### design/flow/run.sh
#!/bin/bash
# the make line also repeats each setting of config.mk as NAME=value (left out here)
make -C /OpenROAD-flow-scripts/flow DESIGN_CONFIG=/design/flow/config.mk WORK_HOME=/design/flow/orfs CLKGATE_MAP_FILE= finish
### design/flow/config.mk
export PLATFORM = sky130hd
export DESIGN_NAME = gcd
export DESIGN_NICKNAME = gcd
export VERILOG_FILES = /design/flow/design.v
export SDC_FILE = /design/flow/constraint.sdc
export NUM_CORES = 4
export LEC_CHECK = 0
export CAP_MARGIN = 35
export CORE_MARGIN = 2
export CORE_UTILIZATION = 72
export CTS_CLUSTER_DIAMETER = 26
export CTS_CLUSTER_SIZE = 50
export PLACE_DENSITY_LB_ADDON = 0.26
export SLEW_MARGIN = 20
### design/flow/constraint.sdc
create_clock -name core_clock -period 4.21 [get_ports {clk_i}]
set_input_delay 0.8420 -clock core_clock [delete_from_list [all_inputs] [get_ports {clk_i}]]
set_output_delay 0.8420 -clock core_clock [all_outputs]
set_load 0.01 [all_outputs]
### design/flow/design.v
module gcd (
    input  logic        clk_i,
    input  logic        rst_i,
    input  logic        start_i,
    input  logic [31:0] a_i,
    input  logic [31:0] b_i,
    output logic        busy_o,
    output logic        valid_o,
    output logic [31:0] result_o
);
    logic [31:0] a, a_nxt;
    logic [31:0] b, b_nxt;
    logic [5:0]  k, k_nxt;           
    logic [31:0] result, result_nxt;
    typedef enum logic [3:0] {
        IDLE       = 4'b0000,
        LOAD       = 4'b0001,
        CHK_ZERO   = 4'b0010,
        FACTOR2    = 4'b0011,
        STRIP_A    = 4'b0100,
        STRIP_B    = 4'b0101,
        CMP        = 4'b0110,
        SUB        = 4'b0111,
        DONE       = 4'b1000
    } state_t;
    state_t state, state_nxt;
    logic a_is_zero, b_is_zero;
    logic both_even, a_even, b_even;
    logic a_gt_b;
    logic b_will_be_zero;           
    assign a_is_zero = (a == 0);
    assign b_is_zero = (b == 0);
    assign both_even = (a[0] == 0) && (b[0] == 0);
    assign a_even    = (a[0] == 0);
    assign b_even    = (b[0] == 0);
    assign a_gt_b    = (a > b);
    logic load_inputs, inc_k, shift_a, shift_b, swap, set_res;
    always_comb begin
        state_nxt   = state;
        load_inputs = 1'b0;
        inc_k       = 1'b0;
        shift_a     = 1'b0;
        shift_b     = 1'b0;
        swap        = 1'b0;
        set_res     = 1'b0;
        a_nxt      = a;
        b_nxt      = b;
        k_nxt      = k;
        result_nxt = result;
        b_will_be_zero = 1'b0;
        case (state)
            IDLE: begin
                if (start_i) begin
                    load_inputs = 1'b1;           
                    state_nxt   = LOAD;
                end
            end
            LOAD: begin
                a_nxt = a_i;                      
                b_nxt = b_i;
                k_nxt = 6'd0;                     
                state_nxt = CHK_ZERO;
            end
            CHK_ZERO: begin
                if (a_is_zero && b_is_zero) begin
                    set_res     = 1'b1;
                    result_nxt  = 32'd0;
                    state_nxt   = DONE;
                end else if (a_is_zero) begin
                    set_res     = 1'b1;
                    result_nxt  = b;
                    state_nxt   = DONE;
                end else if (b_is_zero) begin
                    set_res     = 1'b1;
                    result_nxt  = a;
                    state_nxt   = DONE;
                end else begin
                    state_nxt = FACTOR2;
                end
            end
            FACTOR2: begin
                if (both_even) begin
                    shift_a = 1'b1;
                    shift_b = 1'b1;
                    inc_k   = 1'b1;
                    a_nxt = a >> 1;
                    b_nxt = b >> 1;
                    k_nxt = k + 1'b1;
                    state_nxt = FACTOR2;           
                end else begin
                    state_nxt = STRIP_A;
                end
            end
            STRIP_A: begin
                if (a_even) begin
                    shift_a = 1'b1;
                    a_nxt   = a >> 1;
                    state_nxt = STRIP_A;
                end else begin
                    state_nxt = STRIP_B;
                end
            end
            STRIP_B: begin
                if (b_even) begin
                    shift_b = 1'b1;
                    b_nxt   = b >> 1;
                    state_nxt = STRIP_B;
                end else begin
                    state_nxt = CMP;
                end
            end
            CMP: begin
                if (a_gt_b) begin
                    swap  = 1'b1;
                    a_nxt = b;
                    b_nxt = a;
                end
                state_nxt = SUB;
            end
            SUB: begin
                b_nxt = b - a;                      
                b_will_be_zero = (b_nxt == 0);
                if (b_will_be_zero) begin
                    set_res     = 1'b1;
                    result_nxt  = a << k;         
                    state_nxt   = DONE;
                end else begin
                    state_nxt = STRIP_B;
                end
            end
            DONE: begin
                state_nxt = IDLE;                  
            end
            default: state_nxt = IDLE;            
        endcase
    end
    always_ff @(posedge clk_i or posedge rst_i) begin
        if (rst_i) begin
            a      <= 32'd0;
            b      <= 32'd0;
            k      <= 6'd0;
            result <= 32'd0;
        end else begin
            a      <= a_nxt;
            b      <= b_nxt;
            k      <= k_nxt;
            result <= result_nxt;
        end
    end
    always_ff @(posedge clk_i or posedge rst_i) begin
        if (rst_i)
            state <= IDLE;
        else
            state <= state_nxt;
    end
    always_ff @(posedge clk_i or posedge rst_i) begin
        if (rst_i) begin
            busy_o   <= 1'b0;
            valid_o  <= 1'b0;
            result_o <= 32'd0;
        end else begin
            busy_o   <= (state != IDLE) && (state != DONE);
            valid_o  <= set_res;                
            result_o <= result_nxt;
        end
    end
endmodule
==> results.json, run 1 <==
{
  "run_status": "complete, but fails checks",
  "blocking_checks": "negative setup slack",
  "synth.area.mux_share_pct": 12.7,
  "tns_ps": -5380,
  "dp.final_hpwl_mm": 25.2,
  "path_clk_slew_ps": 80,
  "enable_flop_cells": 0,
  "critical_path.endpoint_type": "register",
  "data_required_time_of_the_worst_path_ps": 4470,
  "global_route.usage.total_pct": 49.5,
  "gp_congestion": 1.06,
  "slew_viol_final": 0,
  "grt_pass1_wl_mm": 55.0,
  "top_area_share_pct": 28.3,
  "max_freq_mhz": 227,
  "clk-insertion-delay-late_ps": 380,
  "via_per_inst": 7.79,
  "synth_area_per_cell_um2": 8.09,
  "timing_worst_slew_pin_value_ps": 1390,
  "number_of_nets_at_floorplan": 1284,
  "fin_worst_skew_ps": 9.64,
  "post_synth_seq_share_pct": 28.3,
  "drt-wirelength-per-cell_um": 27.2,
  "yosys_area_um2": 9560,
  "synth_stat.cells": 1181,
  "largest_non_sequential_cell_family_by_area": "AND-OR/OR-AND gates",
  "critPathArrivalTime_ps": 4660,
  "synth.top_cells.by_count": "156 x nand2_1, 123 x o21ai_0, 108 x dfrtp_1, 105 x a21oi_1, 90 x nor2_1",
  "standard_cell_with_the_maximum_stage_delay_on_the_critical_path": "or4_1",
  "min_to": "result[29]$_DFFE_PP0P_",
  "yosysWarnings": 1,
  "syn2layout_area_growth_pct": 23.7,
  "wl_mm": 40.2,
  "cts-htree-levels": 3,
  "max-cap-violations": 0,
  "cts_tree": "done",
  "die_w_um": 119,
  "root_buffer": "clkbuf_16",
  "xor_share_pct": 2.83,
  "fa_ha_area_share_pct": 4.79,
  "path_depth": 14,
  "crit_start": "a[1]$_DFFE_PP0P_",
  "timing.hold.worst.class": "register to register",
  "timing.critical_path.max_delay_family": "simple AND/OR/NAND/NOR gates",
  "synthesized_area_fraction_occupied_by_ao_oa_aoi_and_oai_cells_pct": 27.9,
  "placementRows": 42,
  "design.portCount": 101,
  "netlist-cell-type-count": 75,
  "fin_crit_sh_pct": 105,
  "finalWorstSetupSlack_ps": -195,
  "finalHoldViolations": 0,
  "post-place-ws_ps": -77.7,
  "endpoint_of_the_worst_register_to_register_path": "result[27]$_DFFE_PP0P_",
  "timing_worst_setup_path_type": "register to register",
  "clock_tree.buffer_depth": 2,
  "overflow": 0,
  "dieHeight_um": 119,
  "place.port_buffers": 100,
  "warning_count": 30,
  "timing.max_slew.rel_slack_pct": 6.24,
  "mappedNetlistArea_um2": 9560,
  "post_layout_nets": 1398,
  "hold_slack_ps": 511,
  "numSynthFlops": 108,
  "drt_pass1_iterations": 15,
  "reg2reg_from": "a[1]$_DFFE_PP0P_",
  "yosysMostFrequentCell": "nand2_1",
  "floorplan.core_area_um2": 13100,
  "synth-async-reset-ratio_pct": 100,
  "initial_utilization_pct": 73.0,
  "critPathBufInv": 2,
  "cts_made_buffers": 9,
  "via_count": 11508,
  "maximum_number_of_pins_on_one_net_before_global_route_repair": 64,
  "synthesis.instances": 1181,
  "start_kind": "register",
  "drt_iter0_markers": 2878,
  "period_needed_ps": 4410,
  "holdPathStages": 1,
  "antenna_found_initial": 2,
  "synth-main-ff-cell": "dfrtp_1",
  "cpPeakStageDelay_ps": 540,
  "post_synth_main_area_contributors": "dfrtp_1 28%, o21ai_0 6.4%, nand2_1 6.1%",
  "detail-route-antenna-nets": 0,
  "rsz0062_at_grt": "yes",
  "total_of_endpoints_with_negative_setup_slack_in_the_final_report": 32,
  "largest_area_cell": "dfrtp_1",
  "min_from": "result[29]$_DFFE_PP0P_",
  "worstPathCellList": "inv_2, ha_4, and2b_2, o2111ai_4, a311o_1, a32oi_1, xor2_1, or4_1, nor4b_2, nand4_1, or4_4, o32a_4, clkbuf_16, mux2_4",
  "fill_cells": 589,
  "timing.reg2reg.worst_path_depth": 14,
  "chipArea_um2": 14200,
  "critical_path_sink": "result[27]$_DFFE_PP0P_",
  "cts.sink_count": 108,
  "r2r_setup_slack_ps": -200,
  "count_of_unresolved_drc_violations_after_routing": 0,
  "critical_path_peak_fanout": 9,
  "ys_sh_simple_pct": 15.9,
  "via_count_of_the_first_global_routing_pass": 10228
}
## area by class of cell
class	count	area [um2]	area share (%)
clock buffers	12	246	2.09
well taps	176	220	1.86
multi-input cells	915	6380	54.0
diodes	1	2.50	0.0212
flip-flops and latches	108	2710	22.9
inverters	47	179	1.51
repair buffers	214	2030	17.2
clock inverters	4	50.0	0.423
## routing by layer
| metal | wire length, um | global-route usage, % |
|---|---|---|
| met1 | 12800 | 62.3 |
| met2 | 16200 | 74.4 |
| met3 | 7040 | 16.3 |
| met4 | 4180 | 28.8 |
| met5 | 0 | 0 |
## timing repair
action | 4_1_cts | 5_1_grt
resized | 7 | 40
hold buffers | 0 | 0
pin swaps | 1 | 4
cloned | 0 | 4
buffers inserted | 1 | 14
setup endpoints to repair | 31 | 65
## per-stage QoR
step / std cells / cell area, um2 / util (%)
6_report: 1477 / 11800 / 90.3
5_1_grt: 1476 / 11800 / 90.3
4_1_cts: 1456 / 11400 / 87.3
3_5_place_dp: 1439 / 11100 / 84.6
3_3_place_gp: 1435 / 11000 / 84.0
2_1_floorplan: 1181 / 9560 / -
==> run 2: changes to the inputs <==
ABC_AREA = 0   (was default)
CAP_MARGIN = 20   (was 35)
CELL_PAD_IN_SITES_DETAIL_PLACEMENT = 2   (was default)
CELL_PAD_IN_SITES_GLOBAL_PLACEMENT = 0   (was default)
CTS_CLUSTER_DIAMETER = default   (was 26)
CTS_CLUSTER_SIZE = 76   (was 50)
MIN_ROUTING_LAYER = met1   (was default)
PLACE_DENSITY_LB_ADDON = 0.17   (was 0.26)
SETUP_SLACK_MARGIN = -0.48   (was default)
TNS_END_PERCENT = 100   (was default)
clock period = 6.59 ns   (was 4.21 ns; I/O delays follow)
==> results.json, run 2 <==
{
  "post_synth_main_area_contributors": "dfrtp_1 28%, o21ai_0 6.4%, nand2_1 6.1%",
  "gp_congestion": 1.06,
  "mappedNetlistArea_um2": 9560,
  "netlist-cell-type-count": 75,
  "synth_area_per_cell_um2": 8.09,
  "floorplan.core_area_um2": 13100,
  "number_of_nets_at_floorplan": 1284,
  "place.port_buffers": 100,
  "synth_stat.cells": 1181,
  "largest_area_cell": "dfrtp_1",
  "ys_sh_simple_pct": 15.9,
  "error_line": "[ERROR DPL-0033] detailed placement checks failed during check placement.",
  "yosysWarnings": 1,
  "yosys_area_um2": 9560,
  "enable_flop_cells": 0,
  "synth.top_cells.by_count": "156 x nand2_1, 123 x o21ai_0, 108 x dfrtp_1, 105 x a21oi_1, 90 x nor2_1",
  "synth-main-ff-cell": "dfrtp_1",
  "synthesis.instances": 1181,
  "synth-async-reset-ratio_pct": 100,
  "fa_ha_area_share_pct": 4.79,
  "die_w_um": 119,
  "design.portCount": 101,
  "placementRows": 42,
  "dieHeight_um": 119,
  "yosysMostFrequentCell": "nand2_1",
  "run_status": "did not finish",
  "outcome.stop_stage": "3_5_place_dp",
  "top_area_share_pct": 28.3,
  "chipArea_um2": 14200,
  "synthesized_area_fraction_occupied_by_ao_oa_aoi_and_oai_cells_pct": 27.9,
  "numSynthFlops": 108,
  "initial_utilization_pct": 73.0,
  "xor_share_pct": 2.83,
  "synth.area.mux_share_pct": 12.7,
  "largest_non_sequential_cell_family_by_area": "AND-OR/OR-AND gates",
  "post_synth_seq_share_pct": 28.3
}
run 2: through the flow:
stage / instances / worst slack, ps
2_1_floorplan: 1181 / 2420
3_3_place_gp: 1359 / 1930
==> run 3: changes to the inputs <==
ABC_AREA = default   (was 0)
CELL_PAD_IN_SITES_DETAIL_PLACEMENT = 1   (was 2)
CELL_PAD_IN_SITES_GLOBAL_PLACEMENT = default   (was 0)
CORE_MARGIN = 8   (was 2)
CORE_UTILIZATION = 42   (was 72)
CTS_CLUSTER_DIAMETER = 126   (was default)
CTS_CLUSTER_SIZE = default   (was 76)
GPL_ROUTABILITY_DRIVEN = 0   (was default)
HOLD_SLACK_MARGIN = -0.02   (was default)
MAX_ROUTING_LAYER = met5   (was default)
MIN_ROUTING_LAYER = met2   (was met1)
PLACE_DENSITY_LB_ADDON = 0.13   (was 0.17)
SETUP_SLACK_MARGIN = default   (was -0.48)
TNS_END_PERCENT = default   (was 100)
clock period = 8.27 ns   (was 6.59 ns; I/O delays follow)
==> results.json, run 3 <==
{
  "netlist-cell-type-count": 75,
  "critical_path_sink": "result[19]$_DFFE_PP0P_",
  "maximum_number_of_pins_on_one_net_before_global_route_repair": 65,
  "holdPathStages": 1,
  "fin_worst_skew_ps": 13.9,
  "cts.sink_count": 108,
  "post_cts.resized_instances": 0,
  "cpPeakStageDelay_ps": 580,
  "design_area_um2": 10800,
  "rsz0062_at_grt": "no",
  "min_to": "result[7]$_DFFE_PP0P_",
  "warning_count": 28,
  "die_w_um": 167,
  "design.portCount": 101,
  "cts-htree-levels": 3,
  "post_synth_seq_share_pct": 28.3,
  "tns_ps": 0,
  "synth.area.mux_share_pct": 12.7,
  "start_kind": "register",
  "xor_share_pct": 2.83,
  "yosys_area_um2": 9560,
  "largest_area_cell": "dfrtp_1",
  "slew_viol_final": 0,
  "drt_pass1_iterations": 36,
  "fa_ha_area_share_pct": 4.79,
  "endpoint_of_the_worst_register_to_register_path": "result[19]$_DFFE_PP0P_",
  "post_layout_nets": 1297,
  "chipArea_um2": 27800,
  "clk-insertion-delay-late_ps": 380,
  "max_freq_mhz": 191,
  "logic_area_um2": 6180,
  "total_of_endpoints_with_negative_setup_slack_in_the_final_report": 0,
  "postPlaceCellArea_um2": 10500,
  "timing.reg2reg.worst_path_depth": 15,
  "min_from": "result[7]$_DFFE_PP0P_",
  "reg2reg_from": "b[0]$_DFFE_PP0P_",
  "timing.hold.worst.class": "register to register",
  "number_of_nets_at_floorplan": 1284,
  "fin_crit_sh_pct": 63.3,
  "drt_iter0_markers": 3562,
  "timing.max_slew.rel_slack_pct": 29.3,
  "period_needed_ps": 5230,
  "floorplan.core_area_um2": 22500,
  "overflow": 0,
  "yosysMostFrequentCell": "nand2_1",
  "critical_path.endpoint_type": "register",
  "drt-wirelength-per-cell_um": 26.3,
  "synthesized_area_fraction_occupied_by_ao_oa_aoi_and_oai_cells_pct": 27.9,
  "critical_path_peak_fanout": 34,
  "synth-async-reset-ratio_pct": 100,
  "timing_worst_slew_pin_value_ps": 1060,
  "standard_cell_with_the_maximum_stage_delay_on_the_critical_path": "o32a_2",
  "synth.top_cells.by_count": "156 x nand2_1, 123 x o21ai_0, 108 x dfrtp_1, 105 x a21oi_1, 90 x nor2_1",
  "path_depth": 15,
  "mappedNetlistArea_um2": 9560,
  "dp.final_hpwl_mm": 26.9,
  "cts_made_buffers": 9,
  "largest_non_sequential_cell_family_by_area": "AND-OR/OR-AND gates",
  "hold_slack_ps": 515,
  "synth_area_per_cell_um2": 8.09,
  "timing_worst_setup_path_type": "register to register",
  "finalWorstSetupSlack_ps": 3040,
  "grt_pass1_wl_mm": 61.3,
  "count_of_unresolved_drc_violations_after_routing": 0,
  "synthesis.instances": 1181,
  "antennaDiodeCount": 0,
  "post_synth_main_area_contributors": "dfrtp_1 28%, o21ai_0 6.4%, nand2_1 6.1%",
  "max-cap-violations": 0,
  "global_route.usage.total_pct": 42.3,
  "fill_cells": 2708,
  "synth_stat.cells": 1181,
  "cts_tree": "done",
  "via_count_of_the_first_global_routing_pass": 15271,
  "yosysWarnings": 1,
  "post_cts.repair.setup_buffers": 0,
  "r2r_setup_slack_ps": 3040,
  "crit_start": "b[0]$_DFFE_PP0P_",
  "clock_tree.buffer_depth": 2,
  "synth-main-ff-cell": "dfrtp_1",
  "cts_hold_buf": 0,
  "via_per_inst": 9.06,
  "numSynthFlops": 108,
  "ys_sh_simple_pct": 15.9,
  "path_clk_slew_ps": 90,
  "critPathArrivalTime_ps": 5500,
  "dieHeight_um": 167,
  "syn2layout_area_growth_pct": 13.3,
  "timing.critical_path.max_delay_family": "AND-OR/OR-AND gates",
  "antenna_found_initial": 0,
  "detail-route-antenna-nets": 0,
  "critPathBufInv": 2,
  "storage_cell_area_um2": 2710,
  "data_required_time_of_the_worst_path_ps": 8530,
  "initial_utilization_pct": 42.5,
  "worstPathCellList": "inv_1, ha_1, inv_1, fa_1, a211oi_1, o21ai_1, a21oi_1, o31ai_1, a211oi_1, xor2_1, and3_1, nand4_1, or4_4, o32a_2, mux2_4",
  "via_count": 13446,
  "wl_mm": 39.1,
  "run_status": "timing/DRC/antenna clean",
  "root_buffer": "clkbuf_16",
  "top_area_share_pct": 28.3,
  "enable_flop_cells": 0,
  "finalHoldViolations": 0,
  "placementRows": 55,
  "post-place-ws_ps": 3390,
  "place.port_buffers": 100
}
## run 3: metrics by stage
step / cells / util [%]
after floorplan: 1181 / -
after global placement: 1468 / 46.7
after detailed placement: 1468 / 46.7
after CTS: 1484 / 48.1
after global routing: 1484 / 48.1
final: 1484 / 48.1
## run 3: area by class of cell
type | instances | share of cell area, %
multi-input combinational | 915 | 57.1
sequential | 108 | 25.0
timing repair buffer | 113 | 10.1
tap | 285 | 3.29
clock buffer | 11 | 2.24
inverter | 47 | 1.65
clock inverter | 5 | 0.601
## run 3: per-layer routing
layer | wire, um | global-route usage [%]
met3 | 15800 | 53.9
met4 | 5500 | 19.2
met1 | 0 | -
met5 | 390 | 23.9
met2 | 17400 | 46.0
==> run 4: changes to the inputs <==
ABC_AREA = 0   (was default)
CAP_MARGIN = 0   (was 20)
CELL_PAD_IN_SITES_DETAIL_PLACEMENT = 0   (was 1)
CELL_PAD_IN_SITES_GLOBAL_PLACEMENT = 0   (was default)
CORE_ASPECT_RATIO = 0.5   (was default)
CORE_UTILIZATION = 59   (was 42)
CTS_CLUSTER_DIAMETER = 309   (was 126)
CTS_CLUSTER_SIZE = 98   (was default)
GPL_ROUTABILITY_DRIVEN = default   (was 0)
HOLD_SLACK_MARGIN = 0.27   (was -0.02)
MAX_ROUTING_LAYER = default   (was met5)
MIN_ROUTING_LAYER = met1   (was met2)
PLACE_DENSITY = 0.38   (was default)
PLACE_DENSITY_LB_ADDON = default   (was 0.13)
TNS_END_PERCENT = 5   (was default)
clock period = 8.45 ns   (was 8.27 ns; I/O delays follow)
==> results.json, run 4 <==
{
  "run_status": "timing/DRC/antenna clean",
  "data_required_time_of_the_worst_path_ps": 8700,
  "timing.hold.worst.class": "register to register",
  "post_cts.resized_instances": 0,
  "synthesized_area_fraction_occupied_by_ao_oa_aoi_and_oai_cells_pct": 27.9,
  "placedCellCount": 1394,
  "via_count": 9957,
  "timing.critical_path.max_delay_family": "AND-OR/OR-AND gates",
  "rsz0062_at_grt": "no",
  "design.portCount": 101,
  "detail-route-antenna-nets": 0,
  "finalHoldViolations": 0,
  "yosysMostFrequentCell": "nand2_1",
  "synth_area_per_cell_um2": 8.09,
  "global_route.usage.total_pct": 33.3,
  "timing_worst_setup_path_type": "register to register",
  "reg2reg_from": "b[0]$_DFFE_PP0P_",
  "yosysWarnings": 1,
  "timing_worst_slew_pin_value_ps": 1130,
  "path_depth": 15,
  "hold_slack_ps": 517,
  "post_synth_seq_share_pct": 28.3,
  "die_w_um": 196,
  "period_needed_ps": 5360,
  "fin_worst_skew_ps": 8.13,
  "critPathArrivalTime_ps": 5610,
  "cpPeakStageDelay_ps": 580,
  "dieHeight_um": 106,
  "drt_iter0_markers": 1662,
  "worst_path_most_repeated_cell": "inv_1",
  "antennaDiodeCount": 0,
  "crit_start": "b[0]$_DFFE_PP0P_",
  "mappedNetlistArea_um2": 9560,
  "maximum_number_of_pins_on_one_net_before_global_route_repair": 68,
  "cts_tree": "done",
  "yosys_area_um2": 9560,
  "top_area_share_pct": 28.3,
  "start_kind": "register",
  "dp.final_hpwl_mm": 26.6,
  "clock_tree.buffer_depth": 2,
  "gp_congestion": 1.06,
  "cts.sink_count": 108,
  "r2r_setup_slack_ps": 3090,
  "placementRows": 33,
  "fin_crit_sh_pct": 63.5,
  "post_layout_nets": 1298,
  "chipArea_um2": 20800,
  "initial_utilization_pct": 59.3,
  "finalWorstSetupSlack_ps": 3090,
  "endpoint_of_the_worst_register_to_register_path": "result[9]$_DFFE_PP0P_",
  "critical_path_sink": "result[9]$_DFFE_PP0P_",
  "clk-insertion-delay-late_ps": 370,
  "critical_path_peak_fanout": 34,
  "critical_path.endpoint_type": "register",
  "antenna_found_initial": 0,
  "largest_non_sequential_cell_family_by_area": "AND-OR/OR-AND gates",
  "overflow": 0,
  "grt_pass1_wl_mm": 54.2,
  "synth-async-reset-ratio_pct": 100,
  "synth.top_cells.by_count": "156 x nand2_1, 123 x o21ai_0, 108 x dfrtp_1, 105 x a21oi_1, 90 x nor2_1",
  "post_cts.repair.setup_buffers": 0,
  "drt_pass1_iterations": 6,
  "worstPathCellList": "inv_1, ha_1, inv_1, fa_1, a211oi_1, o21ai_1, a21oi_1, xor2_1, o21ai_0, or4_1, nor4b_1, nand4_1, or4_4, o32a_2, mux2_4",
  "via_count_of_the_first_global_routing_pass": 8877,
  "cts_hold_buf": 0,
  "timing.reg2reg.worst_path_depth": 15,
  "numSynthFlops": 108,
  "critPathBufInv": 2,
  "final_cell_count_no_fill": 1410,
  "drt-wirelength-per-cell_um": 25.2,
  "root_buffer": "clkbuf_16",
  "warning_count": 30,
  "xor_share_pct": 2.83,
  "synth-main-ff-cell": "dfrtp_1",
  "post-place-ws_ps": 3330,
  "largest_area_cell": "dfrtp_1",
  "via_per_inst": 7.06,
  "ys_sh_simple_pct": 15.9,
  "fa_ha_area_share_pct": 4.79,
  "path_clk_slew_ps": 80,
  "syn2layout_area_growth_pct": 12.4,
  "place.port_buffers": 100,
  "timing.max_slew.rel_slack_pct": 24.5,
  "number_of_nets_at_floorplan": 1284,
  "cts_made_buffers": 9,
  "synth.area.mux_share_pct": 12.7,
  "min_to": "result[26]$_DFFE_PP0P_",
  "count_of_unresolved_drc_violations_after_routing": 0,
  "netlist-cell-type-count": 75,
  "wl_mm": 35.5,
  "synthesis.instances": 1181,
  "cts-htree-levels": 3,
  "tns_ps": 0,
  "synth_stat.cells": 1181,
  "floorplan.core_area_um2": 16100,
  "standard_cell_with_the_maximum_stage_delay_on_the_critical_path": "o32a_2",
  "min_from": "result[26]$_DFFE_PP0P_",
  "slew_viol_final": 0,
  "max-cap-violations": 0,
  "holdPathStages": 1,
  "max_freq_mhz": 186,
  "total_of_endpoints_with_negative_setup_slack_in_the_final_report": 0,
  "post_synth_main_area_contributors": "dfrtp_1 28%, o21ai_0 6.4%, nand2_1 6.1%",
  "enable_flop_cells": 0
}
==> run 4: metrics by stage <==
stage | util, % | instance area, um2
after floorplan | - | 9560
after global placement | 64.7 | 10400
after detailed placement | 64.7 | 10400
after CTS | 66.6 | 10700
after global routing | 66.7 | 10700
final | 66.7 | 10700
==> run 4: routing by layer <==
metal | track usage, % | share of wire [%]
met5 | 1.62 | 0.13
met4 | 5.27 | 1.4
met3 | 14.5 | 17
met2 | 43.3 | 38
met1 | 50.0 | 44
==> run 4: area by class of cell <==
cell class / instances / area [um2]
multi-input combinational: 915 / 6180
fill: 1362 / 5370
sequential: 108 / 2700
timing repair buffer: 114 / 1110
tap: 210 / 263
clock buffer: 10 / 239
inverter: 47 / 179
clock inverter: 6 / 71.3
==> run 5: changes to the inputs <==
CELL_PAD_IN_SITES_DETAIL_PLACEMENT = 2   (was 0)
CORE_ASPECT_RATIO = default   (was 0.5)
CORE_MARGIN = 2   (was 8)
CORE_UTILIZATION = 72   (was 59)
CTS_CLUSTER_DIAMETER = default   (was 309)
CTS_CLUSTER_SIZE = 76   (was 98)
HOLD_SLACK_MARGIN = 0.05   (was 0.27)
PLACE_DENSITY = 0.66   (was 0.38)
SETUP_SLACK_MARGIN = 1.54   (was default)
TNS_END_PERCENT = 55   (was 5)
==> results.json, run 5 <==
{
  "synth.top_cells.by_count": "156 x nand2_1, 123 x o21ai_0, 108 x dfrtp_1, 105 x a21oi_1, 90 x nor2_1",
  "run_status": "did not finish",
  "design.portCount": 101,
  "error_line": "Error: detail_place.tcl, 38 bad optional access",
  "place.port_buffers": 100,
  "synth.area.mux_share_pct": 12.7,
  "yosys_area_um2": 9560,
  "enable_flop_cells": 0,
  "synth_area_per_cell_um2": 8.09,
  "die_w_um": 119,
  "xor_share_pct": 2.83,
  "synthesis.instances": 1181,
  "post_synth_seq_share_pct": 28.3,
  "synth-async-reset-ratio_pct": 100,
  "chipArea_um2": 14200,
  "placementRows": 42,
  "netlist-cell-type-count": 75,
  "initial_utilization_pct": 73.0,
  "outcome.stop_stage": "3_5_place_dp",
  "synthesized_area_fraction_occupied_by_ao_oa_aoi_and_oai_cells_pct": 27.9,
  "top_area_share_pct": 28.3,
  "yosysMostFrequentCell": "nand2_1",
  "number_of_nets_at_floorplan": 1284,
  "largest_area_cell": "dfrtp_1",
  "fa_ha_area_share_pct": 4.79,
  "synth_stat.cells": 1181,
  "floorplan.core_area_um2": 13100,
  "dieHeight_um": 119,
  "ys_sh_simple_pct": 15.9,
  "yosysWarnings": 1,
  "largest_non_sequential_cell_family_by_area": "AND-OR/OR-AND gates",
  "gp_congestion": 1.03,
  "post_synth_main_area_contributors": "dfrtp_1 28%, o21ai_0 6.4%, nand2_1 6.1%",
  "numSynthFlops": 108,
  "synth-main-ff-cell": "dfrtp_1",
  "mappedNetlistArea_um2": 9560
}
## run 5: stage by stage
| step | std cells | area, um2 | hold slack [ps] |
|---|---|---|---|
| after floorplan | 1181 | 9560 | 534 |
| after global placement | 1357 | 10400 | 496 |
==> run 6: changes to the inputs <==
ABC_AREA = default   (was 0)
CAP_MARGIN = 20   (was 0)
CELL_PAD_IN_SITES_DETAIL_PLACEMENT = default   (was 2)
CELL_PAD_IN_SITES_GLOBAL_PLACEMENT = default   (was 0)
CTS_CLUSTER_DIAMETER = 30   (was default)
CTS_CLUSTER_SIZE = default   (was 76)
HOLD_SLACK_MARGIN = default   (was 0.05)
MIN_ROUTING_LAYER = default   (was met1)
PLACE_DENSITY = 0.35   (was 0.66)
SETUP_SLACK_MARGIN = 1.12   (was 1.54)
TNS_END_PERCENT = default   (was 55)
clock period = 4.26 ns   (was 8.45 ns; I/O delays follow)
==> results.json, run 6 <==
{
  "dieHeight_um": 119,
  "global_route.usage.total_pct": 74.5,
  "cts.sink_count": 108,
  "placedCellCount": 1426,
  "design.portCount": 101,
  "yosysWarnings": 1,
  "run_status": "did not finish",
  "initial_utilization_pct": 73.0,
  "floorplan.core_area_um2": 13100,
  "post_synth_main_area_contributors": "dfrtp_1 28%, o21ai_0 6.4%, nand2_1 6.1%",
  "synthesis.instances": 1181,
  "cts-htree-levels": 3,
  "post_synth_seq_share_pct": 28.3,
  "xor_share_pct": 2.83,
  "synth_stat.cells": 1181,
  "mappedNetlistArea_um2": 9560,
  "chipArea_um2": 14200,
  "largest_non_sequential_cell_family_by_area": "AND-OR/OR-AND gates",
  "root_buffer": "clkbuf_16",
  "placementRows": 42,
  "synthesized_area_fraction_occupied_by_ao_oa_aoi_and_oai_cells_pct": 27.9,
  "dp.final_hpwl_mm": 24.9,
  "synth.area.mux_share_pct": 12.7,
  "cts_made_buffers": 9,
  "netlist-cell-type-count": 75,
  "overflow": 5,
  "die_w_um": 119,
  "numSynthFlops": 108,
  "synth-main-ff-cell": "dfrtp_1",
  "largest_area_cell": "dfrtp_1",
  "synth_area_per_cell_um2": 8.09,
  "fa_ha_area_share_pct": 4.79,
  "yosysMostFrequentCell": "nand2_1",
  "place.port_buffers": 100,
  "gp_congestion": 1.09,
  "outcome.stop_stage": "5_1_grt",
  "number_of_nets_at_floorplan": 1284,
  "error_line": "[ERROR GRT-0116] Global routing finished with congestion. Check the congestion regions in the DRC Viewer.",
  "enable_flop_cells": 0,
  "ys_sh_simple_pct": 15.9,
  "yosys_area_um2": 9560,
  "clock_tree.buffer_depth": 2,
  "synth-async-reset-ratio_pct": 100,
  "top_area_share_pct": 28.3,
  "synth.top_cells.by_count": "156 x nand2_1, 123 x o21ai_0, 108 x dfrtp_1, 105 x a21oi_1, 90 x nor2_1"
}
==> run 6: metal layers <==
metal / track usage, % / GRT overflow
met5: 14.7 / 0
met4: 75.1 / 2
met3: 53.8 / 0
met2: 93.1 / 3
met1: 76.9 / 0
==> run 6: what timing repair did <==
item                                    4_1_cts
setup buffers                                29
gates resized                               128
hold buffers                                  0
pin swaps                                    39
gates cloned                                 18
endpoints found under the setup margin       99
==> run 6: per-stage QoR <==
stage                     hold slack, ps  utilization [%]  setup slack [ps]  area (um2)
after CTS                            514             94.8               243       12400
after global placement               492             84.2               119       11000
after floorplan                      534                -               285        9740
after detailed placement             498             84.2              23.2       11000
==> run 7: changes to the inputs <==
ABC_AREA = 1   (was default)
CORE_ASPECT_RATIO = 1.98   (was default)
CORE_UTILIZATION = 59   (was 72)
CTS_CLUSTER_DIAMETER = 379   (was 30)
CTS_CLUSTER_SIZE = 98   (was default)
PLACE_DENSITY = default   (was 0.35)
PLACE_DENSITY_LB_ADDON = 0.04   (was default)
SETUP_SLACK_MARGIN = 0.07   (was 1.12)
TNS_END_PERCENT = 10   (was default)
clock period = 6.0 ns   (was 4.26 ns; I/O delays follow)
==> results.json, run 7 <==
{
  "antennaDiodeCount": 0,
  "cpPeakStageDelay_ps": 500,
  "largest_area_cell": "dfrtp_1",
  "r2r_setup_slack_ps": 1960,
  "clock_tree.buffer_depth": 2,
  "fa_ha_area_share_pct": 4.44,
  "via_count_of_the_first_global_routing_pass": 11684,
  "design_area_um2": 11700,
  "floorplan.core_area_um2": 17300,
  "drt_pass1_iterations": 6,
  "finalHoldViolations": 0,
  "critPathArrivalTime_ps": 4340,
  "fill_cells": 1596,
  "worst_path_most_repeated_cell": "nand2_1",
  "dieHeight_um": 190,
  "root_buffer": "clkbuf_16",
  "total_of_endpoints_with_negative_setup_slack_in_the_final_report": 0,
  "grt_pass1_wl_mm": 62.7,
  "largest_non_sequential_cell_family_by_area": "simple AND/OR/NAND/NOR gates",
  "post_cts.repair.setup_buffers": 0,
  "placementRows": 68,
  "syn2layout_area_growth_pct": 13.5,
  "design.portCount": 101,
  "synth.top_cells.by_count": "586 x nand2_1, 227 x inv_1, 141 x o21ai_0, 108 x dfrtp_1, 87 x nor2_1",
  "number_of_nets_at_floorplan": 1779,
  "min_to": "result[13]$_DFFE_PP0P_",
  "data_required_time_of_the_worst_path_ps": 6310,
  "endpoint_of_the_worst_register_to_register_path": "result[3]$_DFFE_PP0P_",
  "synthesized_area_fraction_occupied_by_ao_oa_aoi_and_oai_cells_pct": 22.3,
  "synth.area.mux_share_pct": 0.970,
  "period_needed_ps": 4040,
  "wl_mm": 40.8,
  "synthesis.instances": 1676,
  "placedCellCount": 1922,
  "warning_count": 28,
  "timing_worst_setup_path_type": "register to register",
  "via_count": 12152,
  "path_depth": 19,
  "chipArea_um2": 18600,
  "clk-insertion-delay-late_ps": 380,
  "fin_worst_skew_ps": 14.8,
  "cts_hold_buf": 0,
  "max_freq_mhz": 248,
  "xor_share_pct": 0.764,
  "worstPathCellList": "inv_1, ha_1, inv_1, fa_1, nand3_1, nand3_1, nand2_1, nand2_1, nand3_1, nand2_1, nand2_1, nand2_1, nor2_1, nand2_1, nor2_2, nand4_4, nand2_4, nand2_1, nand2_1",
  "timing.hold.worst.class": "register to register",
  "start_kind": "register",
  "fin_crit_sh_pct": 67.3,
  "place.port_buffers": 100,
  "reg2reg_from": "b[0]$_DFFE_PP0P_",
  "critical_path_peak_fanout": 34,
  "timing.reg2reg.worst_path_depth": 19,
  "die_w_um": 98.0,
  "timing.critical_path.max_delay_family": "simple AND/OR/NAND/NOR gates",
  "standard_cell_with_the_maximum_stage_delay_on_the_critical_path": "nand2_4",
  "top_area_share_pct": 26.2,
  "post_cts.resized_instances": 0,
  "critPathBufInv": 2,
  "postPlaceCellArea_um2": 11400,
  "crit_start": "b[0]$_DFFE_PP0P_",
  "final_cell_count_no_fill": 1938,
  "slew_viol_final": 0,
  "mappedNetlistArea_um2": 10300,
  "max-cap-violations": 0,
  "initial_utilization_pct": 59.7,
  "ys_sh_simple_pct": 33.4,
  "post_synth_main_area_contributors": "dfrtp_1 26%, nand2_1 21%, inv_1 8.3%",
  "cts.sink_count": 108,
  "gp_congestion": 1.09,
  "yosysMostFrequentCell": "nand2_1",
  "synth_area_per_cell_um2": 6.16,
  "synth-main-ff-cell": "dfrtp_1",
  "maximum_number_of_pins_on_one_net_before_global_route_repair": 77,
  "synth-async-reset-ratio_pct": 100,
  "holdPathStages": 2,
  "cts-htree-levels": 3,
  "critical_path.endpoint_type": "register",
  "timing_worst_slew_pin_value_ps": 992,
  "count_of_unresolved_drc_violations_after_routing": 0,
  "cts_tree": "done",
  "numSynthFlops": 108,
  "netlist-cell-type-count": 48,
  "post_layout_nets": 1826,
  "overflow": 0,
  "final_util_pct": 67.8,
  "global_route.usage.total_pct": 43.6,
  "path_clk_slew_ps": 80,
  "dp.final_hpwl_mm": 32.3,
  "critical_path_sink": "result[3]$_DFFE_PP0P_",
  "timing.max_slew.rel_slack_pct": 33.4,
  "yosys_area_um2": 10300,
  "drt-wirelength-per-cell_um": 21.1,
  "tns_ps": 0,
  "enable_flop_cells": 0,
  "cts_made_buffers": 9,
  "detail-route-antenna-nets": 0,
  "via_per_inst": 6.27,
  "min_from": "result[13]$_DFFE_PP0P_",
  "antenna_found_initial": 0,
  "synth_stat.cells": 1676,
  "hold_slack_ps": 505,
  "drt_iter0_markers": 1507,
  "rsz0062_at_grt": "no",
  "yosysWarnings": 1,
  "post_synth_seq_share_pct": 26.2,
  "run_status": "timing/DRC/antenna clean"
}
## run 7: area by class of cell
| cell class | instances | area (um2) | share of cell area (%) |
|---|---|---|---|
| flip-flops and latches | 108 | 2700 | 23.1 |
| well taps | 210 | 263 | 2.24 |
| multi-input cells | 1249 | 6400 | 54.6 |
| inverters | 239 | 900 | 7.68 |
| repair buffers | 116 | 1140 | 9.74 |
| clock buffers | 9 | 225 | 1.92 |
| clock inverters | 7 | 82.6 | 0.705 |
## run 7: metrics by stage
| step | setup WS, ps |
|---|---|
| 2_1_floorplan | 1950 |
| 3_3_place_gp | 2100 |
| 3_5_place_dp | 2140 |
| 4_1_cts | 2080 |
| 5_1_grt | 1720 |
| 6_report | 1960 |
## run 7: metal layers
metal	GRT usage [%]	vias to the layer above	routed length [um]	share of wire (%)
li1	-	5637	-	-
met1	45.1	5585	13700	33
met2	75.8	727	20100	49
met3	5.07	203	2710	6.6
met4	39.6	0	4310	11
met5	0	-	0	0
==> run 8: changes to the inputs <==
CORE_ASPECT_RATIO = default   (was 1.98)
CORE_UTILIZATION = 72   (was 59)
CTS_CLUSTER_DIAMETER = 372   (was 379)
CTS_CLUSTER_SIZE = default   (was 98)
PLACE_DENSITY = 0.37   (was default)
PLACE_DENSITY_LB_ADDON = default   (was 0.04)
SETUP_SLACK_MARGIN = default   (was 0.07)
clock period = 3.34 ns   (was 6.0 ns; I/O delays follow)
==> results.json, run 8 <==
{
  "run_status": "complete, but fails checks",
  "blocking_checks": "negative setup slack",
  "synth.area.mux_share_pct": 0.970,
  "die_w_um": 124,
  "synth-async-reset-ratio_pct": 100,
  "synthesis.instances": 1676,
  "placedCellCount": 1913,
  "rsz0062_at_grt": "no",
  "ys_sh_simple_pct": 33.4,
  "overflow": 0,
  "top_area_share_pct": 26.2,
  "max-cap-violations": 0,
  "wl_mm": 39.8,
  "timing.reg2reg.worst_path_depth": 7,
  "antennaDiodeCount": 0,
  "clk-insertion-delay-late_ps": 370,
  "antenna_found_initial": 0,
  "total_of_endpoints_with_negative_setup_slack_in_the_final_report": 32,
  "xor_share_pct": 0.764,
  "place.port_buffers": 100,
  "logic_area_um2": 6440,
  "syn2layout_area_growth_pct": 16.3,
  "reg2reg_from": "b[24]$_DFFE_PP0P_",
  "gp_congestion": 1.11,
  "mappedNetlistArea_um2": 10300,
  "placementRows": 43,
  "path_clk_slew_ps": 80,
  "fin_worst_skew_ps": 11.7,
  "post_synth_main_area_contributors": "dfrtp_1 26%, nand2_1 21%, inv_1 8.3%",
  "critPathArrivalTime_ps": 3730,
  "largest_non_sequential_cell_family_by_area": "simple AND/OR/NAND/NOR gates",
  "path_depth": 7,
  "cts-htree-levels": 3,
  "hold_slack_ps": 508,
  "min_from": "result[1]$_DFFE_PP0P_",
  "drt_iter0_markers": 3313,
  "yosysWarnings": 1,
  "number_of_nets_at_floorplan": 1779,
  "initial_utilization_pct": 74.1,
  "cts_tree": "done",
  "design.portCount": 101,
  "final_cell_count_no_fill": 1936,
  "period_needed_ps": 3470,
  "timing.hold.worst.class": "register to register",
  "dieHeight_um": 124,
  "postPlaceCellArea_um2": 11500,
  "maximum_number_of_pins_on_one_net_before_global_route_repair": 53,
  "critPathBufInv": 1,
  "slew_viol_final": 0,
  "start_kind": "register",
  "timing.critical_path.max_delay_family": "simple AND/OR/NAND/NOR gates",
  "synthesized_area_fraction_occupied_by_ao_oa_aoi_and_oai_cells_pct": 22.3,
  "yosys_area_um2": 10300,
  "grt_pass1_wl_mm": 59.5,
  "final_util_pct": 86.1,
  "dp.final_hpwl_mm": 28.5,
  "holdPathStages": 2,
  "via_count_of_the_first_global_routing_pass": 11617,
  "cpPeakStageDelay_ps": 750,
  "max_freq_mhz": 288,
  "synth-main-ff-cell": "dfrtp_1",
  "yosysMostFrequentCell": "nand2_1",
  "r2r_setup_slack_ps": -130,
  "standard_cell_with_the_maximum_stage_delay_on_the_critical_path": "nand3_1",
  "drt_pass1_iterations": 9,
  "timing_worst_setup_path_type": "register to register",
  "count_of_unresolved_drc_violations_after_routing": 0,
  "numSynthFlops": 108,
  "fin_crit_sh_pct": 104,
  "synth_area_per_cell_um2": 6.16,
  "via_per_inst": 6.75,
  "worst_path_most_repeated_cell": "nand3_1",
  "critical_path.endpoint_type": "register",
  "critical_path_peak_fanout": 33,
  "root_buffer": "clkbuf_16",
  "endpoint_of_the_worst_register_to_register_path": "result[26]$_DFFE_PP0P_",
  "finalHoldViolations": 0,
  "enable_flop_cells": 0,
  "post_synth_seq_share_pct": 26.2,
  "via_count": 13073,
  "synth.top_cells.by_count": "586 x nand2_1, 227 x inv_1, 141 x o21ai_0, 108 x dfrtp_1, 87 x nor2_1",
  "fill_cells": 899,
  "floorplan.core_area_um2": 13900,
  "min_to": "result[1]$_DFFE_PP0P_",
  "critical_path_sink": "result[26]$_DFFE_PP0P_",
  "clock_tree.buffer_depth": 2,
  "detail-route-antenna-nets": 0,
  "finalWorstSetupSlack_ps": -127,
  "design_area_um2": 12000,
  "global_route.usage.total_pct": 50.8,
  "fa_ha_area_share_pct": 4.44,
  "timing.max_slew.rel_slack_pct": 26.8,
  "storage_cell_area_um2": 2700,
  "drt-wirelength-per-cell_um": 20.6,
  "warning_count": 30,
  "cts.sink_count": 108,
  "crit_start": "b[24]$_DFFE_PP0P_",
  "synth_stat.cells": 1676,
  "cts_made_buffers": 9,
  "post_layout_nets": 1854,
  "chipArea_um2": 15300,
  "data_required_time_of_the_worst_path_ps": 3600,
  "worstPathCellList": "nor4_1, nand4_1, o21ai_0, nand3_1, buf_4, nand3_1, nand2_1",
  "timing_worst_slew_pin_value_ps": 1100,
  "netlist-cell-type-count": 48,
  "largest_area_cell": "dfrtp_1"
}
-- run 8: area by class of cell --
cell class / instances / area share (%)
multi-input combinational: 1250 / 53.7
sequential: 108 / 22.5
timing repair buffer: 142 / 11.8
inverter: 239 / 7.54
clock buffer: 9 / 1.88
tap: 180 / 1.88
clock inverter: 7 / 0.625
timing repair inverter: 1 / 0.0625
-- run 8: repair_timing --
item                       4_1_cts  5_1_grt
setup buffers                    0        2
hold buffers                     0        0
setup endpoints to repair        0       75
gates resized                    0       13
-- run 8: stage by stage --
step,setup slack [ps],setup TNS (ps)
finish,-127,-3170
global route,9.85,0
CTS,26.2,0
detailed placement,47.3,0
global placement,200,0
floorplan,706,0
-- run 8: routing by layer --
layer  vias up  track usage, %  wire [um]
li1       5687               -          -
met1      5688            62.2      13200
met2      1280            75.5      16400
met3       418            17.7       6460
met4         0            33.7       3820
met5         -               0          0
==> run 9: changes to the inputs <==
ABC_AREA = 0   (was 1)
CORE_ASPECT_RATIO = 0.73   (was default)
CORE_UTILIZATION = 69   (was 72)
CTS_CLUSTER_DIAMETER = default   (was 372)
GPL_ROUTABILITY_DRIVEN = 0   (was default)
MIN_ROUTING_LAYER = met2   (was default)
PLACE_DENSITY = default   (was 0.37)
PLACE_DENSITY_LB_ADDON = 0.25   (was default)
SETUP_SLACK_MARGIN = -0.19   (was default)
SLEW_MARGIN = 10   (was 20)
TNS_END_PERCENT = default   (was 10)
clock period = 8.14 ns   (was 3.34 ns; I/O delays follow)
==> results.json, run 9 <==
{
  "chipArea_um2": 14800,
  "cts_made_buffers": 9,
  "fa_ha_area_share_pct": 4.79,
  "place.port_buffers": 100,
  "enable_flop_cells": 0,
  "placementRows": 36,
  "synthesized_area_fraction_occupied_by_ao_oa_aoi_and_oai_cells_pct": 27.9,
  "overflow": 67,
  "outcome.stop_stage": "5_1_grt",
  "synth-async-reset-ratio_pct": 100,
  "synthesis.instances": 1181,
  "dieHeight_um": 105,
  "xor_share_pct": 2.83,
  "dp.final_hpwl_mm": 22.7,
  "floorplan.core_area_um2": 13400,
  "largest_non_sequential_cell_family_by_area": "AND-OR/OR-AND gates",
  "yosys_area_um2": 9560,
  "synth_area_per_cell_um2": 8.09,
  "top_area_share_pct": 28.3,
  "post_synth_seq_share_pct": 28.3,
  "error_line": "[ERROR GRT-0116] Global routing finished with congestion. Check the congestion regions in the DRC Viewer.",
  "post_cts.resized_instances": 0,
  "mappedNetlistArea_um2": 9560,
  "run_status": "did not finish",
  "cts_hold_buf": 0,
  "ys_sh_simple_pct": 15.9,
  "post_synth_main_area_contributors": "dfrtp_1 28%, o21ai_0 6.4%, nand2_1 6.1%",
  "die_w_um": 142,
  "global_route.usage.total_pct": 73.9,
  "number_of_nets_at_floorplan": 1284,
  "synth.area.mux_share_pct": 12.7,
  "synth-main-ff-cell": "dfrtp_1",
  "yosysMostFrequentCell": "nand2_1",
  "clock_tree.buffer_depth": 2,
  "design.portCount": 101,
  "largest_area_cell": "dfrtp_1",
  "synth.top_cells.by_count": "156 x nand2_1, 123 x o21ai_0, 108 x dfrtp_1, 105 x a21oi_1, 90 x nor2_1",
  "numSynthFlops": 108,
  "root_buffer": "clkbuf_16",
  "initial_utilization_pct": 71.2,
  "cts-htree-levels": 3,
  "postPlaceCellArea_um2": 10400,
  "cts.sink_count": 108,
  "yosysWarnings": 1,
  "post_cts.repair.setup_buffers": 0,
  "netlist-cell-type-count": 75,
  "synth_stat.cells": 1181
}
-- run 9: per-layer routing --
| metal | global-route usage [%] | overflow |
|---|---|---|
| met2 | 77.6 | 2 |
| met5 | 60.7 | 13 |
| met1 | - | - |
| met3 | 88.5 | 50 |
| met4 | 46.1 | 2 |
-- run 9: stage by stage --
step	hold slack, ps	setup slack, ps	cells	utilization, %
CTS	516	3360	1369	79.5
global placement	498	3540	1353	77.2
floorplan	534	3670	1181	-
detailed placement	497	3390	1353	77.2
==> run 10: changes to the inputs <==
ABC_AREA = default   (was 0)
CORE_ASPECT_RATIO = default   (was 0.73)
CORE_UTILIZATION = 70   (was 69)
CTS_CLUSTER_DIAMETER = 213   (was default)
CTS_CLUSTER_SIZE = 37   (was default)
GPL_ROUTABILITY_DRIVEN = default   (was 0)
MIN_ROUTING_LAYER = default   (was met2)
PLACE_DENSITY_LB_ADDON = default   (was 0.25)
SETUP_SLACK_MARGIN = default   (was -0.19)
SLEW_MARGIN = 20   (was 10)
clock period = 4.16 ns   (was 8.14 ns; I/O delays follow)
==> results.json, run 10 <==
{
  "yosysMostFrequentCell": "nand2_1",
  "synth-async-reset-ratio_pct": 100,
  "post_synth_seq_share_pct": 28.3,
  "endpoint_of_the_worst_register_to_register_path": "result[2]$_DFFE_PP0P_",
  "cpPeakStageDelay_ps": 510,
  "synthesized_area_fraction_occupied_by_ao_oa_aoi_and_oai_cells_pct": 27.9,
  "netlist-cell-type-count": 75,
  "grt_pass1_wl_mm": 56.2,
  "synthesis.instances": 1181,
  "cts.sink_count": 108,
  "data_required_time_of_the_worst_path_ps": 4420,
  "drt_pass1_iterations": 14,
  "reg2reg_from": "b[2]$_DFFE_PP0P_",
  "place.port_buffers": 100,
  "tns_ps": -2740,
  "min_from": "result[1]$_DFFE_PP0P_",
  "path_clk_slew_ps": 80,
  "total_of_endpoints_with_negative_setup_slack_in_the_final_report": 31,
  "mappedNetlistArea_um2": 9560,
  "logic_area_um2": 6320,
  "design.portCount": 101,
  "synth.top_cells.by_count": "156 x nand2_1, 123 x o21ai_0, 108 x dfrtp_1, 105 x a21oi_1, 90 x nor2_1",
  "dieHeight_um": 121,
  "die_w_um": 121,
  "synth-main-ff-cell": "dfrtp_1",
  "via_count": 11272,
  "worst_path_most_repeated_cell": "or4_4",
  "drt-wirelength-per-cell_um": 26.3,
  "holdPathStages": 1,
  "max_freq_mhz": 234,
  "ys_sh_simple_pct": 15.9,
  "timing.reg2reg.worst_path_depth": 13,
  "period_needed_ps": 4270,
  "min_to": "result[1]$_DFFE_PP0P_",
  "synth_area_per_cell_um2": 8.09,
  "finalHoldViolations": 0,
  "drt_iter0_markers": 2600,
  "chipArea_um2": 14600,
  "placementRows": 42,
  "dp.final_hpwl_mm": 25.8,
  "gp_congestion": 1.12,
  "top_area_share_pct": 28.3,
  "cts_hold_buf": 0,
  "post_synth_main_area_contributors": "dfrtp_1 28%, o21ai_0 6.4%, nand2_1 6.1%",
  "via_per_inst": 7.66,
  "synth.area.mux_share_pct": 12.7,
  "post_layout_nets": 1392,
  "wl_mm": 38.8,
  "critical_path_sink": "result[2]$_DFFE_PP0P_",
  "yosys_area_um2": 9560,
  "cts_made_buffers": 9,
  "run_status": "complete, but fails checks",
  "critPathArrivalTime_ps": 4530,
  "critical_path.endpoint_type": "register",
  "syn2layout_area_growth_pct": 21.6,
  "largest_non_sequential_cell_family_by_area": "AND-OR/OR-AND gates",
  "detail-route-antenna-nets": 0,
  "blocking_checks": "negative setup slack",
  "standard_cell_with_the_maximum_stage_delay_on_the_critical_path": "or4_4",
  "numSynthFlops": 108,
  "via_count_of_the_first_global_routing_pass": 10303,
  "fin_crit_sh_pct": 103,
  "max-cap-violations": 0,
  "floorplan.core_area_um2": 13300,
  "global_route.usage.total_pct": 49.6,
  "cts-htree-levels": 3,
  "synth_stat.cells": 1181,
  "count_of_unresolved_drc_violations_after_routing": 0,
  "critPathBufInv": 1,
  "largest_area_cell": "dfrtp_1",
  "postPlaceCellArea_um2": 11100,
  "worstPathCellList": "ha_1, nand2_1, o21ai_1, a21oi_2, o31ai_2, xor2_1, or4_4, nor4b_4, nand4_1, or4_4, o32a_4, clkbuf_16, mux2_4",
  "slew_viol_final": 0,
  "warning_count": 33,
  "antenna_found_initial": 4,
  "critical_path_peak_fanout": 17,
  "fa_ha_area_share_pct": 4.79,
  "enable_flop_cells": 0,
  "timing.critical_path.max_delay_family": "simple AND/OR/NAND/NOR gates",
  "hold_slack_ps": 510,
  "timing_worst_setup_path_type": "register to register",
  "yosysWarnings": 1,
  "maximum_number_of_pins_on_one_net_before_global_route_repair": 75,
  "rsz0062_at_grt": "yes",
  "timing_worst_slew_pin_value_ps": 1100,
  "crit_start": "b[2]$_DFFE_PP0P_",
  "fin_worst_skew_ps": 14.5,
  "fill_cells": 728,
  "start_kind": "register",
  "cts_tree": "done",
  "timing.max_slew.rel_slack_pct": 27.0,
  "xor_share_pct": 2.83,
  "clk-insertion-delay-late_ps": 380,
  "number_of_nets_at_floorplan": 1284,
  "r2r_setup_slack_ps": -110,
  "path_depth": 13,
  "clock_tree.buffer_depth": 2,
  "final_util_pct": 87.4,
  "design_area_um2": 11600,
  "initial_utilization_pct": 71.9,
  "timing.hold.worst.class": "register to register",
  "root_buffer": "clkbuf_16",
  "overflow": 0,
  "storage_cell_area_um2": 2700,
  "finalWorstSetupSlack_ps": -113
}
-- run 10: per-stage QoR --
step,instances,worst slack [ps]
floorplan,1181,12.0
global placement,1447,53.2
detailed placement,1447,-76.8
CTS,1463,24.7
global route,1470,-117
finish,1472,-113
-- run 10: layout make-up --
class / count / area share, %
diodes: 2 / 0.0431
clock buffers: 10 / 2.06
clock inverters: 6 / 0.409
inverters: 47 / 1.54
multi-input cells: 915 / 54.4
flip-flops and latches: 108 / 23.3
well taps: 176 / 1.90
repair buffers: 208 / 16.3
-- run 10: routing by layer --
| layer | GRT usage, % | share of wire, % | wire, um |
|---|---|---|---|
| met5 | 0 | 0.077 | 30 |
| met4 | 26.9 | 8.4 | 3280 |
| met3 | 19.3 | 17 | 6570 |
| met2 | 72.7 | 41 | 16000 |
| met1 | 62.9 | 33 | 12900 |
-- run 10: timing repair --
action                     CTS  global route
gates cloned                 0             1
buffers inserted             0             5
setup endpoints to repair   31            63
pin swaps                    2             3
resized                      8            21
==> run 11: changes to the inputs <==
ABC_AREA = 0   (was default)
CELL_PAD_IN_SITES_DETAIL_PLACEMENT = 2   (was default)
CELL_PAD_IN_SITES_GLOBAL_PLACEMENT = 0   (was default)
CORE_UTILIZATION = 72   (was 70)
CTS_CLUSTER_DIAMETER = default   (was 213)
CTS_CLUSTER_SIZE = 90   (was 37)
MIN_ROUTING_LAYER = met1   (was default)
PLACE_DENSITY_LB_ADDON = 0.17   (was default)
SETUP_SLACK_MARGIN = 1.54   (was default)
TNS_END_PERCENT = 55   (was default)
clock period = 5.3 ns   (was 4.16 ns; I/O delays follow)
==> results.json, run 11 <==
{
  "synthesized_area_fraction_occupied_by_ao_oa_aoi_and_oai_cells_pct": 27.9,
  "ys_sh_simple_pct": 15.9,
  "floorplan.core_area_um2": 13100,
  "top_area_share_pct": 28.3,
  "fa_ha_area_share_pct": 4.79,
  "chipArea_um2": 14200,
  "synth.area.mux_share_pct": 12.7,
  "netlist-cell-type-count": 75,
  "xor_share_pct": 2.83,
  "dieHeight_um": 119,
  "design.portCount": 101,
  "gp_congestion": 1.11,
  "run_status": "did not finish",
  "post_synth_main_area_contributors": "dfrtp_1 28%, o21ai_0 6.4%, nand2_1 6.1%",
  "yosys_area_um2": 9560,
  "synth_area_per_cell_um2": 8.09,
  "initial_utilization_pct": 73.0,
  "synth_stat.cells": 1181,
  "synthesis.instances": 1181,
  "synth.top_cells.by_count": "156 x nand2_1, 123 x o21ai_0, 108 x dfrtp_1, 105 x a21oi_1, 90 x nor2_1",
  "placementRows": 42,
  "place.port_buffers": 100,
  "enable_flop_cells": 0,
  "yosysMostFrequentCell": "nand2_1",
  "largest_non_sequential_cell_family_by_area": "AND-OR/OR-AND gates",
  "mappedNetlistArea_um2": 9560,
  "largest_area_cell": "dfrtp_1",
  "error_line": "[ERROR DPL-0033] detailed placement checks failed during check placement.",
  "synth-async-reset-ratio_pct": 100,
  "numSynthFlops": 108,
  "die_w_um": 119,
  "yosysWarnings": 1,
  "synth-main-ff-cell": "dfrtp_1",
  "post_synth_seq_share_pct": 28.3,
  "outcome.stop_stage": "3_5_place_dp",
  "number_of_nets_at_floorplan": 1284
}
[run 11: per-stage QoR]
step	setup WS [ps]	hold WS, ps	std cells
after floorplan	1320	534	1181
after global placement	868	493	1368
==> run 12: changes to the inputs <==
ABC_AREA = default   (was 0)
CELL_PAD_IN_SITES_DETAIL_PLACEMENT = default   (was 2)
CELL_PAD_IN_SITES_GLOBAL_PLACEMENT = default   (was 0)
CORE_UTILIZATION = 66   (was 72)
CTS_CLUSTER_SIZE = default   (was 90)
MIN_ROUTING_LAYER = default   (was met1)
PLACE_DENSITY = 0.6   (was default)
PLACE_DENSITY_LB_ADDON = default   (was 0.17)
SETUP_SLACK_MARGIN = default   (was 1.54)
TNS_END_PERCENT = default   (was 55)
clock period = 3.96 ns   (was 5.3 ns; I/O delays follow)
==> results.json, run 12 <==
{
  "run_status": "complete, but fails checks",
  "blocking_checks": "negative setup slack",
  "reg2reg_from": "b[0]$_DFFE_PP0P_",
  "drt-wirelength-per-cell_um": 24.2,
  "r2r_setup_slack_ps": -200,
  "yosys_area_um2": 9560,
  "root_buffer": "clkbuf_16",
  "synth_stat.cells": 1181,
  "cts.sink_count": 108,
  "via_per_inst": 7.20,
  "rsz0062_at_grt": "yes",
  "dieHeight_um": 124,
  "ys_sh_simple_pct": 15.9,
  "endpoint_of_the_worst_register_to_register_path": "result[13]$_DFFE_PP0P_",
  "synth-main-ff-cell": "dfrtp_1",
  "total_of_endpoints_with_negative_setup_slack_in_the_final_report": 32,
  "timing_worst_setup_path_type": "register to register",
  "path_clk_slew_ps": 80,
  "cts_tree": "done",
  "crit_start": "b[0]$_DFFE_PP0P_",
  "clock_tree.buffer_depth": 2,
  "number_of_nets_at_floorplan": 1284,
  "chipArea_um2": 15500,
  "largest_non_sequential_cell_family_by_area": "AND-OR/OR-AND gates",
  "synth.top_cells.by_count": "156 x nand2_1, 123 x o21ai_0, 108 x dfrtp_1, 105 x a21oi_1, 90 x nor2_1",
  "data_required_time_of_the_worst_path_ps": 4210,
  "timing.critical_path.max_delay_family": "simple AND/OR/NAND/NOR gates",
  "gp_congestion": 1.05,
  "holdPathStages": 1,
  "mappedNetlistArea_um2": 9560,
  "yosysMostFrequentCell": "nand2_1",
  "grt_pass1_wl_mm": 53.9,
  "fin_crit_sh_pct": 105,
  "die_w_um": 124,
  "timing.hold.worst.class": "register to register",
  "postPlaceCellArea_um2": 11400,
  "design.portCount": 101,
  "placementRows": 43,
  "critPathArrivalTime_ps": 4400,
  "critical_path.endpoint_type": "register",
  "max-cap-violations": 0,
  "hold_slack_ps": 513,
  "worstPathCellList": "inv_2, ha_4, inv_2, fa_2, a211oi_4, o21ai_2, a21oi_2, xor2_1, o21ai_1, or4_1, nor4b_2, nand4_1, or4_4, o32a_4, clkbuf_16, mux2_4",
  "slew_viol_final": 0,
  "critPathBufInv": 3,
  "synth_area_per_cell_um2": 8.09,
  "finalWorstSetupSlack_ps": -197,
  "antenna_found_initial": 0,
  "path_depth": 16,
  "largest_area_cell": "dfrtp_1",
  "design_area_um2": 12000,
  "floorplan.core_area_um2": 14000,
  "timing.reg2reg.worst_path_depth": 16,
  "min_to": "result[20]$_DFFE_PP0P_",
  "period_needed_ps": 4160,
  "max_freq_mhz": 241,
  "fin_worst_skew_ps": 9.73,
  "synth.area.mux_share_pct": 12.7,
  "drt_pass1_iterations": 11,
  "synthesis.instances": 1181,
  "post_layout_nets": 1428,
  "yosysWarnings": 1,
  "warning_count": 33,
  "post_synth_seq_share_pct": 28.3,
  "synthesized_area_fraction_occupied_by_ao_oa_aoi_and_oai_cells_pct": 27.9,
  "critical_path_peak_fanout": 13,
  "via_count_of_the_first_global_routing_pass": 10018,
  "drt_iter0_markers": 1782,
  "detail-route-antenna-nets": 0,
  "cts_made_buffers": 9,
  "xor_share_pct": 2.83,
  "top_area_share_pct": 28.3,
  "antennaDiodeCount": 0,
  "cts-htree-levels": 3,
  "clk-insertion-delay-late_ps": 370,
  "enable_flop_cells": 0,
  "finalHoldViolations": 0,
  "overflow": 0,
  "critical_path_sink": "result[13]$_DFFE_PP0P_",
  "worst_path_most_repeated_cell": "inv_2",
  "start_kind": "register",
  "global_route.usage.total_pct": 43.6,
  "syn2layout_area_growth_pct": 25.4,
  "synth-async-reset-ratio_pct": 100,
  "via_count": 10870,
  "timing.max_slew.rel_slack_pct": 32.3,
  "timing_worst_slew_pin_value_ps": 1020,
  "netlist-cell-type-count": 75,
  "cpPeakStageDelay_ps": 490,
  "initial_utilization_pct": 68.3,
  "standard_cell_with_the_maximum_stage_delay_on_the_critical_path": "or4_4",
  "place.port_buffers": 100,
  "dp.final_hpwl_mm": 25.7,
  "post_synth_main_area_contributors": "dfrtp_1 28%, o21ai_0 6.4%, nand2_1 6.1%",
  "wl_mm": 36.5,
  "min_from": "result[20]$_DFFE_PP0P_",
  "numSynthFlops": 108,
  "fa_ha_area_share_pct": 4.79,
  "maximum_number_of_pins_on_one_net_before_global_route_repair": 63,
  "count_of_unresolved_drc_violations_after_routing": 0,
  "tns_ps": -5240
}
run 12: timing repair:
item                                   in CTS  in global routing
endpoints found under the hold margin       0                  0
gates resized                              10                 18
gates cloned                                0                  6
pin swaps                                   1                  5
buffers inserted                            3                  4
hold buffers                                0                  0
setup endpoints to repair                  39                 95
run 12: stage by stage:
| stage | util [%] | worst slack [ps] | cells |
|---|---|---|---|
| finish | 85.7 | -197 | 1510 |
| global route | 85.7 | -324 | 1510 |
| CTS | 84.0 | -50.4 | 1500 |
| detailed placement | 81.6 | -88.6 | 1481 |
| global placement | 81.6 | -29.3 | 1481 |
| floorplan | - | -15.4 | 1181 |
run 12: layout make-up:
class                   count  area (um2)
multi-input cells         915        6360
clock inverters             5        35.0
fillers                   853        2010
clock buffers              11         243
repair buffers            244        2240
inverters                  47         181
flip-flops and latches    108        2700
well taps                 180         225
run 12: metal layers:
| layer | vias up | part of all wire [%] | routed length (um) | GRT usage [%] |
|---|---|---|---|---|
| li1 | 4635 | - | - | - |
| met1 | 5022 | 34 | 12500 | 55.0 |
| met2 | 966 | 45 | 16300 | 70.6 |
| met3 | 247 | 14 | 5120 | 10.2 |
| met4 | 0 | 6.9 | 2540 | 21.3 |
| met5 | - | 0 | 0 | 0 |
